Setup of run 1:
// huffman
module huffman(clk, reset, gray_valid, gray_data, CNT_valid, CNT1, CNT2, CNT3, CNT4, CNT5, CNT6,
    code_valid, HC1, HC2, HC3, HC4, HC5, HC6, M1, M2, M3, M4, M5, M6);
input clk;
input reset;
input gray_valid;
input [7:0] gray_data;
output CNT_valid;
output [7:0] CNT1, CNT2, CNT3, CNT4, CNT5, CNT6;
output code_valid;
output [7:0] HC1, HC2, HC3, HC4, HC5, HC6;
output [7:0] M1, M2, M3, M4, M5, M6;
parameter Wait = 0;
parameter GetData = 1;
parameter Bubble = 2;
parameter Calculate = 3;
parameter Reorder = 4;
parameter Done = 5;
reg [2:0] state;
reg [7:0] gray_data_ [1:6];    
reg [5:0] group_ [1:6];        
reg [7:0] huffman_code [1:6];
reg [7:0] Mi_ [1:6];
reg [6:0] data_count;
reg [2:0] x, y;                
reg [2:0] last;                
reg [2:0] z;                   
reg finishGetData, finish;
assign CNT1 = gray_data_[1];
assign CNT2 = gray_data_[2];
assign CNT3 = gray_data_[3];
assign CNT4 = gray_data_[4];
assign CNT5 = gray_data_[5];
assign CNT6 = gray_data_[6];
assign CNT_valid = finishGetData;
assign HC1 = huffman_code[1];
assign HC2 = huffman_code[2];
assign HC3 = huffman_code[3];
assign HC4 = huffman_code[4];
assign HC5 = huffman_code[5];
assign HC6 = huffman_code[6];
assign M1 = Mi_[1];
assign M2 = Mi_[2];
assign M3 = Mi_[3];
assign M4 = Mi_[4];
assign M5 = Mi_[5];
assign M6 = Mi_[6];
assign code_valid = finish;
wire [7:0] upper_w = gray_data_[last - 3'd1];
wire [7:0] lower_w = gray_data_[last];
wire [5:0] upper_g = group_[last - 3'd1];
wire [5:0] lower_g = group_[last];
integer i;
always@(posedge clk)begin
  finishGetData <= 1'b0;
  finish <= 1'b0;
  if(reset)begin
	state <= Wait;
	data_count <= 7'd0;
	x <= 3'd1;
	y <= 3'd1;
	z <= 3'd1;
	last <= 3'd6;
	for(i = 1;i < 7;i = i + 1)begin
		gray_data_[i] <= 8'd0;
		group_[i] <= 6'd1 << (i - 1);
		Mi_[i] <= 8'd0;
		huffman_code[i] <= 8'd0;
	end
  end
  else begin
	case(state)
  ...
Settings: LEC_CHECK=0, ABC_AREA=0, CAP_MARGIN=25, CELL_PAD_IN_SITES_GLOBAL_PLACEMENT=1, CORE_ASPECT_RATIO=1.19, CORE_MARGIN=9, CORE_UTILIZATION=40, CTS_CLUSTER_DIAMETER=210, GPL_ROUTABILITY_DRIVEN=1, HOLD_SLACK_MARGIN=-0.04, MAX_ROUTING_LAYER=met4, SLEW_MARGIN=40; clock period 6.2 ns.
run.sh (not shown) runs the stock make flow with config.mk's settings and CLKGATE_MAP_FILE=.
Run 1 completed; timing, DRC and antenna clean
Modified inputs, run 2 compared to run 1
# run 1
export LEC_CHECK = 0
export ABC_AREA = 0
export CAP_MARGIN = 25
export CELL_PAD_IN_SITES_GLOBAL_PLACEMENT = 1
export CORE_ASPECT_RATIO = 1.19
export CORE_MARGIN = 9
export CORE_UTILIZATION = 40
export CTS_CLUSTER_DIAMETER = 210
export GPL_ROUTABILITY_DRIVEN = 1
export HOLD_SLACK_MARGIN = -0.04
export MAX_ROUTING_LAYER = met4
export SLEW_MARGIN = 40
create_clock -name core_clock -period 6.2 [get_ports {clk}]
# run 2
export LEC_CHECK = 0
export CAP_MARGIN = 20
export CORE_MARGIN = 2
export CORE_UTILIZATION = 71
export SLEW_MARGIN = 20
create_clock -name core_clock -period 3.27 [get_ports {clk}]
### Flow results
- Run 1 finished end to end and its layout was clean on timing, DRC and antenna.
- Run 2 is listed as incomplete: the tool reported an error in clock tree synthesis and the run ended there.
- The higher floorplan core area came out of run 1.
- Run 1 → run 2: core utilization at floorplan saw an increase; average footprint of a synthesized cell was more or less identical.
- Sort run 2 and run 1 by die extent in x asc -> top: run 2
- Instance area at placement ended up about 10% higher on run 2 than on run 1.
- Diff run 1 -> run 2: number of standard cells after synthesis level; final weighted congestion in routability-driven placement rose by about 5.6%; chip area in the Yosys report level.
- [run 2 vs run 1] height of the die: lower in run 2
- Run 2 ends up with a half-perimeter wire length after placement that is 3900 um higher than in run 1.
- Delta(total die size, run 2 - run 1) < 0
The inputs of run 3 differ from those of run 2 as listed below.
# run 2
export LEC_CHECK = 0
export CAP_MARGIN = 20
export CORE_MARGIN = 2
export CORE_UTILIZATION = 71
export SLEW_MARGIN = 20
create_clock -name core_clock -period 3.27 [get_ports {clk}]
# run 3
export LEC_CHECK = 0
export CAP_MARGIN = 20
export CORE_MARGIN = 2
export CORE_UTILIZATION = 65
export CTS_CLUSTER_DIAMETER = 30
export HOLD_SLACK_MARGIN = -0.09
export SETUP_SLACK_MARGIN = -0.3
export SLEW_MARGIN = 20
create_clock -name core_clock -period 4.6 [get_ports {clk}]
The flow completed for run 3, but it is not clean: the layout still shows setup timing.
Proportion of register bits with asynchronous set or reset after synthesis: run 3 vs run 2 identical
Delta (run 3 minus run 2): synthesized chip area reported by yosys flat, placement row count up about 5.6%.
Taking run 2 as the reference, in run 3 weighted congestion reported at the end of routability-driven placement picked up an extra 0.023, initial core utilization lost 6.9 points, placed standard-cell area lost 4.3%, number of cells in Yosys stat neither gained nor lost much.
Compared with run 2, run 3 shows height of the chip that has gone up by a few percent.
Run 3 vs run 2 — area inside the core boundary climbed by more than 10%
In the reports for run 3 and run 2, the smaller pre-CTS worst setup slack belongs to run 2.
Summary: with run 2 as the reference, die area in run 3 moved up by a little under 10%.
Edits applied to the flow inputs when going from run 3 to run 4:
# run 3
export LEC_CHECK = 0
export CAP_MARGIN = 20
export CORE_MARGIN = 2
export CORE_UTILIZATION = 65
export CTS_CLUSTER_DIAMETER = 30
export HOLD_SLACK_MARGIN = -0.09
export SETUP_SLACK_MARGIN = -0.3
export SLEW_MARGIN = 20
create_clock -name core_clock -period 4.6 [get_ports {clk}]
# run 4
export LEC_CHECK = 0
export CAP_MARGIN = 20
export CORE_MARGIN = 2
export CORE_UTILIZATION = 65
export SETUP_SLACK_MARGIN = 0.67
export SLEW_MARGIN = 20
create_clock -name core_clock -period 5.24 [get_ports {clk}]
Ran to the end and failed final checks on setup timing: run 4. Relative to run 3, part of the total power dissipated in the clock network decreased by 16 points in run 4. Per the comparison of run 4 with run 3, top fanout value on the critical path higher; power density relative to cell area lower. Changes observed in run 4 relative to run 3: count of clock-net buffers in the final layout now smaller, final period utilization has decreased. Of the two values seen for destination of the critical timing path, group_[0][4] was produced by run 3 and group_[7][3] by run 4.
#### Input delta (run 5 over run 4)
# run 4
export LEC_CHECK = 0
export CAP_MARGIN = 20
export CORE_MARGIN = 2
export CORE_UTILIZATION = 65
export SETUP_SLACK_MARGIN = 0.67
export SLEW_MARGIN = 20
create_clock -name core_clock -period 5.24 [get_ports {clk}]
# run 5
export LEC_CHECK = 0
export ABC_AREA = 1
export CAP_MARGIN = 20
export CORE_MARGIN = 2
export CORE_UTILIZATION = 72
export CTS_CLUSTER_DIAMETER = 201
export CTS_CLUSTER_SIZE = 51
export MAX_ROUTING_LAYER = met4
export PLACE_DENSITY = 0.65
export SLEW_MARGIN = 20
create_clock -name core_clock -period 2.99 [get_ports {clk}]
## What came out
Among run 4 and run 5, the run that stopped before the end is run 5, and it is the only one.
Run 5 did not make it past clock tree synthesis, where a tool error ended it.
Per the comparison of run 5 with run 4, x dimension of the die decreased 3.6 um, die area decreased about 4.4%, summed instance area of the synthesized netlist increased 5.8%.
Compared with run 4, run 5 shows a lower fraction of the yosys area taken by sequential cells.

== the baseline ==
huffman again, from the RTL that the note above started with.
clock: 3.4 ns
lec_check: 0
abc_area: 1
cap_margin: 25
cell_pad_in_sites_global_placement: 2
core_aspect_ratio: 1.6
core_margin: 2
core_utilization: 48
cts_cluster_diameter: 244
gpl_routability_driven: 1
min_routing_layer: met1
place_density_lb_addon: 0.09
setup_slack_margin: -0.13
slew_margin: 40
The flow ended early for the baseline: it failed with a tool error in global placement without I/O (3_1_place_gp_skip_io).
Here is what was changed in the inputs of the candidate compared with the baseline.
==> flow/config.mk <==
export PLATFORM = sky130hd
export DESIGN_NAME = huffman
export DESIGN_NICKNAME = huffman
export VERILOG_FILES = /design/flow/design.v
export SDC_FILE = /design/flow/constraint.sdc
export NUM_CORES = 4
export LEC_CHECK = 0
export CAP_MARGIN = 20
export CORE_MARGIN = 2
export CORE_UTILIZATION = 72
export CTS_CLUSTER_SIZE = 51
export PLACE_DENSITY = 0.65
export SLEW_MARGIN = 20
==> flow/constraint.sdc <==
create_clock -name core_clock -period 2.99 [get_ports {clk}]
set_input_delay 0.5980 -clock core_clock [delete_from_list [all_inputs] [get_ports {clk}]]
set_output_delay 0.5980 -clock core_clock [all_outputs]
set_load 0.01 [all_outputs]
--- outcome ---
- In the candidate, compound-cell area share of the yosys netlist is lower than in the baseline.
- The area fraction in mux cells of the candidate exceeds that of the baseline by 21 points.
- Yosys stat cell total in the candidate vs the baseline: down 915
- Synthesized area (the candidate / the baseline): 0.945
- Status: the candidate FAILED at clock tree synthesis (4_1_cts) (tool error)
- Compared with the baseline, the candidate shows a lower die area.
- Summary — initial standard-cell utilization of the core, the candidate relative to the baseline: higher, by 25 points.
- For the synthesized area divided by synthesized cell count, the candidate came in about 50% higher than the baseline did.
- Share of the yosys chip area belonging to registers in the candidate is 2.0 points higher than in the baseline
- XOR/XNOR share of the synthesized area, the candidate and the baseline: lower on the baseline

huffman again, from the RTL that the note above started with.
==> flow/config.mk <==
export PLATFORM = sky130hd
export DESIGN_NAME = huffman
export DESIGN_NICKNAME = huffman
export VERILOG_FILES = /design/flow/design.v
export SDC_FILE = /design/flow/constraint.sdc
export NUM_CORES = 4
export LEC_CHECK = 0
export CAP_MARGIN = 35
export CELL_PAD_IN_SITES_DETAIL_PLACEMENT = 0
export CELL_PAD_IN_SITES_GLOBAL_PLACEMENT = 3
export CORE_ASPECT_RATIO = 1.69
export CORE_MARGIN = 2
export CORE_UTILIZATION = 57
export CTS_CLUSTER_DIAMETER = 148
export GPL_TIMING_DRIVEN = 1
export HOLD_SLACK_MARGIN = 0.14
export MAX_ROUTING_LAYER = met4
export MIN_ROUTING_LAYER = met2
export SETUP_SLACK_MARGIN = -0.1
export SLEW_MARGIN = 20
export TNS_END_PERCENT = 15
==> flow/constraint.sdc <==
create_clock -name core_clock -period 5.71 [get_ports {clk}]
set_input_delay 1.1420 -clock core_clock [delete_from_list [all_inputs] [get_ports {clk}]]
set_output_delay 1.1420 -clock core_clock [all_outputs]
set_load 0.01 [all_outputs]
The first run never finished: it broke off in global placement without I/O.
Change:
==> flow/config.mk (replaced) <==
export PLATFORM = sky130hd
export DESIGN_NAME = huffman
export DESIGN_NICKNAME = huffman
export VERILOG_FILES = /design/flow/design.v
export SDC_FILE = /design/flow/constraint.sdc
export NUM_CORES = 4
export LEC_CHECK = 0
export CAP_MARGIN = 20
export CORE_MARGIN = 2
export CORE_UTILIZATION = 65
export CTS_CLUSTER_DIAMETER = 41
export CTS_CLUSTER_SIZE = 72
export SETUP_SLACK_MARGIN = 0.67
export SLEW_MARGIN = 20
==> flow/constraint.sdc (replaced) <==
create_clock -name core_clock -period 5.24 [get_ports {clk}]
set_input_delay 1.0480 -clock core_clock [delete_from_list [all_inputs] [get_ports {clk}]]
set_output_delay 1.0480 -clock core_clock [all_outputs]
set_load 0.01 [all_outputs]
=>
- With this change the flow went through all stages and came out clean
- synthesized area stays the same
- die area goes down by 12%
- synthesized cell count stays the same

violet:
Starting RTL as in the previous note.
// huffman
module huffman(clk, reset, gray_valid, gray_data, CNT_valid, CNT1, CNT2, CNT3, CNT4, CNT5, CNT6,
    code_valid, HC1, HC2, HC3, HC4, HC5, HC6, M1, M2, M3, M4, M5, M6);
Settings: LEC_CHECK=0, CAP_MARGIN=20, CORE_MARGIN=2, CORE_UTILIZATION=70, CTS_CLUSTER_DIAMETER=49, SETUP_SLACK_MARGIN=1.03, SLEW_MARGIN=20; clock period 5.91 ns.
violet finished end to end and its layout was clean on timing, DRC and antenna.
#### Input delta (amber over violet)
- CORE_UTILIZATION: 70 -> 40
- SETUP_SLACK_MARGIN: 1.03 -> unset
- CTS_CLUSTER_DIAMETER: 49 -> unset
- the clock period (ns, I/O delays scaled along): 5.91 -> 6.0
Findings:
Design area down 880 sq um in amber wrt violet
The run showing the smaller post-CTS repair timing setup buffer count is amber.
| fill cell instance count of the final layout | lower: violet |
For the total die area, amber came in 73% higher than violet did.
Here is what was changed in the inputs of indigo compared with amber.
- a change of CORE_UTILIZATION from 40 to 65
- an added CTS_CLUSTER_DIAMETER of 29
- an added SETUP_SLACK_MARGIN of 0.69
- a change of the clock period (ns, I/O delays scaled along) from 6.0 to 5.76
==> comparison <==
Comparing indigo and amber, global-route usage is lower on amber. Synthesis-to-layout area growth came out higher on indigo than on amber. Critical path class = reg -> reg: amber; critical path class = in -> reg: indigo. Maximum fanout encountered on the critical timing path delta for indigo relative to amber: 12 higher. amber → indigo: total power rose 1.1 mW, final estimated routing congestion in global placement saw an increase. Worst clock skew: indigo vs amber, no meaningful difference. Diff amber -> indigo: power of the clock network increased by 60% relative to the old numbers, wire length after detailed routing increased by 1.2% relative to the old numbers, arrival time of data at the critical path endpoint now smaller, net count reported at finish shows an increase of about 0.7%.
[inputs] ember vs indigo
- putting CTS_CLUSTER_SIZE at 51 where nothing was set
- putting PLACE_DENSITY at 0.65 where nothing was set
- swapping 65 for 72 in CORE_UTILIZATION
- putting HOLD_SLACK_MARGIN at 0.3 where nothing was set
- putting ABC_AREA at 1 where nothing was set
- swapping 29 for 360 in CTS_CLUSTER_DIAMETER
- clearing SETUP_SLACK_MARGIN, which used to be 0.69
- swapping 5.76 for 2.99 in the clock period (ns, I/O delays scaled along)
Results
ember got as far as 4_1_cts, where a tool error ended the run.
Summary: with indigo as the reference, count of instantiated cells in the yosys netlist in ember moved up by more than half.
Instance count of the mapped netlist was lower in indigo than in ember.
From indigo to ember the numbers moved as follows: post-synth design cell area shows an increase of 5.8%; post-synthesis share of cell area spent on xor and xnor gates shows a reduction of 2.3 points.
ember against indigo: number of placed cells counting well taps shows an increase of about 60%; synthesis area per yosys picked up an extra 930 sq um.
Summary of ember over indigo: overall die area shrank by 0.0011 sq mm, synthesized area per cell shrank by 33%.
## Diff of input files: quartz against ember
- CTS_CLUSTER_DIAMETER now 210, was 360
- ABC_AREA no longer set, was 1
- CORE_UTILIZATION now 40, was 72
- CORE_MARGIN now 8, was 2
- PLACE_DENSITY no longer set, was 0.65
- CELL_PAD_IN_SITES_GLOBAL_PLACEMENT now 3, previously not set
- CTS_CLUSTER_SIZE no longer set, was 51
- HOLD_SLACK_MARGIN no longer set, was 0.3
- the clock period (ns, I/O delays scaled along) now 6.2, was 2.99
Results
Of ember and quartz, only ember never reached the final stage.
Flow for ember halted at 4_1_cts, error code DPL-0038.
Summary of quartz over ember: gate count of the mapped netlist moved down, complex-gate fraction of the synthesized area moved down.
The final reports for quartz and ember show row count higher in the former.
Summary of quartz over ember: post-synthesis xor/xnor area fraction now sits higher; sequential share of the synthesized area went up by 2.0 points; die size moved up; chip height now sits higher; last weighted congestion value of the routability-driven placer decreased 16%.
On post-placement worst setup slack: between quartz and ember, it ends up lower for ember.

The RTL this note starts from:
==> flow/design.v <==
module huffman(clk, reset, gray_valid, gray_data, CNT_valid, CNT1, CNT2, CNT3, CNT4, CNT5, CNT6,
    code_valid, HC1, HC2, HC3, HC4, HC5, HC6, M1, M2, M3, M4, M5, M6);
input clk;
input reset;
input gray_valid;
input [7:0] gray_data;
output CNT_valid;
output [7:0] CNT1, CNT2, CNT3, CNT4, CNT5, CNT6;
output code_valid;
output [7:0] HC1, HC2, HC3, HC4, HC5, HC6;
output [7:0] M1, M2, M3, M4, M5, M6;
parameter Wait = 0;
parameter GetData = 1;
parameter Bubble = 2;
parameter Calculate = 3;
parameter Reorder = 4;
parameter Done = 5;
reg [2:0] state;
reg [7:0] gray_data_ [1:6];    
reg [5:0] group_ [1:6];        
reg [7:0] huffman_code [1:6];
reg [7:0] Mi_ [1:6];
reg [6:0] data_count;
reg [2:0] x, y;                
reg [2:0] last;                
reg [2:0] z;                   
reg finishGetData, finish;
assign CNT1 = gray_data_[1];
assign CNT2 = gray_data_[2];
assign CNT3 = gray_data_[3];
assign CNT4 = gray_data_[4];
assign CNT5 = gray_data_[5];
assign CNT6 = gray_data_[6];
assign CNT_valid = finishGetData;
assign HC1 = huffman_code[1];
assign HC2 = huffman_code[2];
assign HC3 = huffman_code[3];
assign HC4 = huffman_code[4];
assign HC5 = huffman_code[5];
assign HC6 = huffman_code[6];
assign M1 = Mi_[1];
assign M2 = Mi_[2];
assign M3 = Mi_[3];
assign M4 = Mi_[4];
assign M5 = Mi_[5];
assign M6 = Mi_[6];
assign code_valid = finish;
wire [7:0] upper_w = gray_data_[last - 3'd1];
wire [7:0] lower_w = gray_data_[last];
wire [5:0] upper_g = group_[last - 3'd1];
wire [5:0] lower_g = group_[last];
integer i;
always@(posedge clk)begin
  finishGetData <= 1'b0;
  finish <= 1'b0;
  if(reset)begin
	state <= Wait;
	data_count <= 7'd0;
	x <= 3'd1;
	y <= 3'd1;
	z <= 3'd1;
	last <= 3'd6;
	for(i = 1;i < 7;i = i + 1)begin
		gray_data_[i] <= 8'd0;
		group_[i] <= 6'd1 << (i - 1);
		Mi_[i] <= 8'd0;
		huffman_code[i] <= 8'd0;
	end
  end
  else begin
	case(state)
		Wait, GetData:begin
			if(gray_valid)begin
				state <= GetData;
				for(i = 1;i < 7;i = i + 1)
					if(gray_data == i)
						gray_data_[i] <= gray_data_[i] + 8'd1;
				data_count <= data_count + 7'd1;
				if(data_count == 7'd99)begin
					finishGetData <= 1'b1;
					state <= Bubble;
				end
			end
		end
		Bubble:begin
			if(gray_data_[x] < gray_data_[x + 3'd1])begin
				gray_data_[x] <= gray_data_[x + 3'd1];
				gray_data_[x + 3'd1] <= gray_data_[x];
				group_[x] <= group_[x + 3'd1];
				group_[x + 3'd1] <= group_[x];
			end
			if((x + y) < 6)
				x <= x + 3'd1;
			else begin
				x <= 3'd1;
				if(y == 3'd5)
					state <= Calculate;
				else
					y <= y + 3'd1;
			end
		end
		Calculate:begin
			for(i = 1;i < 7;i = i + 1)begin
				if(lower_g[i - 1])begin
					huffman_code[i] <= huffman_code[i] | (Mi_[i] + 8'd1);
					Mi_[i] <= {Mi_[i][6:0], 1'b1};
				end
				if(upper_g[i - 1])
					Mi_[i] <= {Mi_[i][6:0], 1'b1};
			end
			gray_data_[last - 3'd1] <= upper_w + lower_w;
			group_[last - 3'd1] <= upper_g | lower_g;
			last <= last - 3'd1;
			z <= last - 3'd1;
			if(last == 3'd2)begin
				finish <= 1'b1;
				state <= Done;
			end
			else
				state <= Reorder;
		end
		Reorder:begin
			if(z >= 3'd2 && gray_data_[z - 3'd1] < gray_data_[z])begin
				gray_data_[z] <= gray_data_[z - 3'd1];
				gray_data_[z - 3'd1] <= gray_data_[z];
				group_[z] <= group_[z - 3'd1];
				group_[z - 3'd1] <= group_[z];
				z <= z - 3'd1;
			end
			else
				state <= Calculate;
		end
		default:
			state <= Done;
	endcase
  end
end
endmodule
clock: 6.2 ns
lec_check: 0
cap_margin: 25
cell_pad_in_sites_global_placement: 3
core_margin: 9
core_utilization: 40
cts_cluster_diameter: 210
gpl_routability_driven: 1
hold_slack_margin: -0.04
slew_margin: 40
Next try:
Settings changed: CAP_MARGIN 25 to 20, CELL_PAD_IN_SITES_GLOBAL_PLACEMENT 3 to default, CORE_MARGIN 9 to 2, CORE_UTILIZATION 40 to 68, CTS_CLUSTER_DIAMETER 210 to 29, CTS_CLUSTER_SIZE from default to 15, GPL_ROUTABILITY_DRIVEN 1 to default, HOLD_SLACK_MARGIN -0.04 to default, SETUP_SLACK_MARGIN from default to 0.69, SLEW_MARGIN 40 to 20.
Clock period 6.2 ns to 5.56 ns, I/O delays scaled along.
With this change the flow failed in global routing (5_1_grt) (GRT-0232).
Die size drops by about 50%.
Synthesized cell count is unchanged.
Synthesized area stays the same.
Next try:
Settings changed: ABC_AREA from default to 1, CORE_UTILIZATION 68 to 66, CTS_CLUSTER_DIAMETER 29 to 340, CTS_CLUSTER_SIZE 15 to 95, PLACE_DENSITY from default to 0.41, SETUP_SLACK_MARGIN 0.69 to default, TNS_END_PERCENT from default to 5.
Clock period 5.56 ns to 3.35 ns, I/O delays scaled along.
The changed run aborted during global routing (5_1_grt).
Synthesized cell count rose by 59%.
Die size rose by 8.8%.
Area after synthesis rose by 5.8%.
Next try:
Settings changed: ABC_AREA 1 to 0, CORE_UTILIZATION 66 to 72, CTS_CLUSTER_DIAMETER 340 to 373, CTS_CLUSTER_SIZE 95 to 100, PLACE_DENSITY 0.41 to 0.42, TNS_END_PERCENT 5 to default.
Clock period 3.35 ns to 4.52 ns, I/O delays scaled along.
Outcome: The new run aborted during global routing (5_1_grt) with GRT-0232. Area after synthesis came out lower by 5.5%. Die size came out lower by 13%. Synthesized cell count came out lower by 37%.
Next try:
Settings changed: ABC_AREA 0 to default, CORE_UTILIZATION 72 to 39, CTS_CLUSTER_DIAMETER 373 to default, CTS_CLUSTER_SIZE 100 to default, PLACE_DENSITY 0.42 to default.
Clock period 4.52 ns to 6.0 ns, I/O delays scaled along.
Outcome:
- This time the run completed without violations
- die size goes up by well over a third
- area after synthesis does not change
- synthesized cell count does not change
Power is estimated from default activity; no workload was simulated.
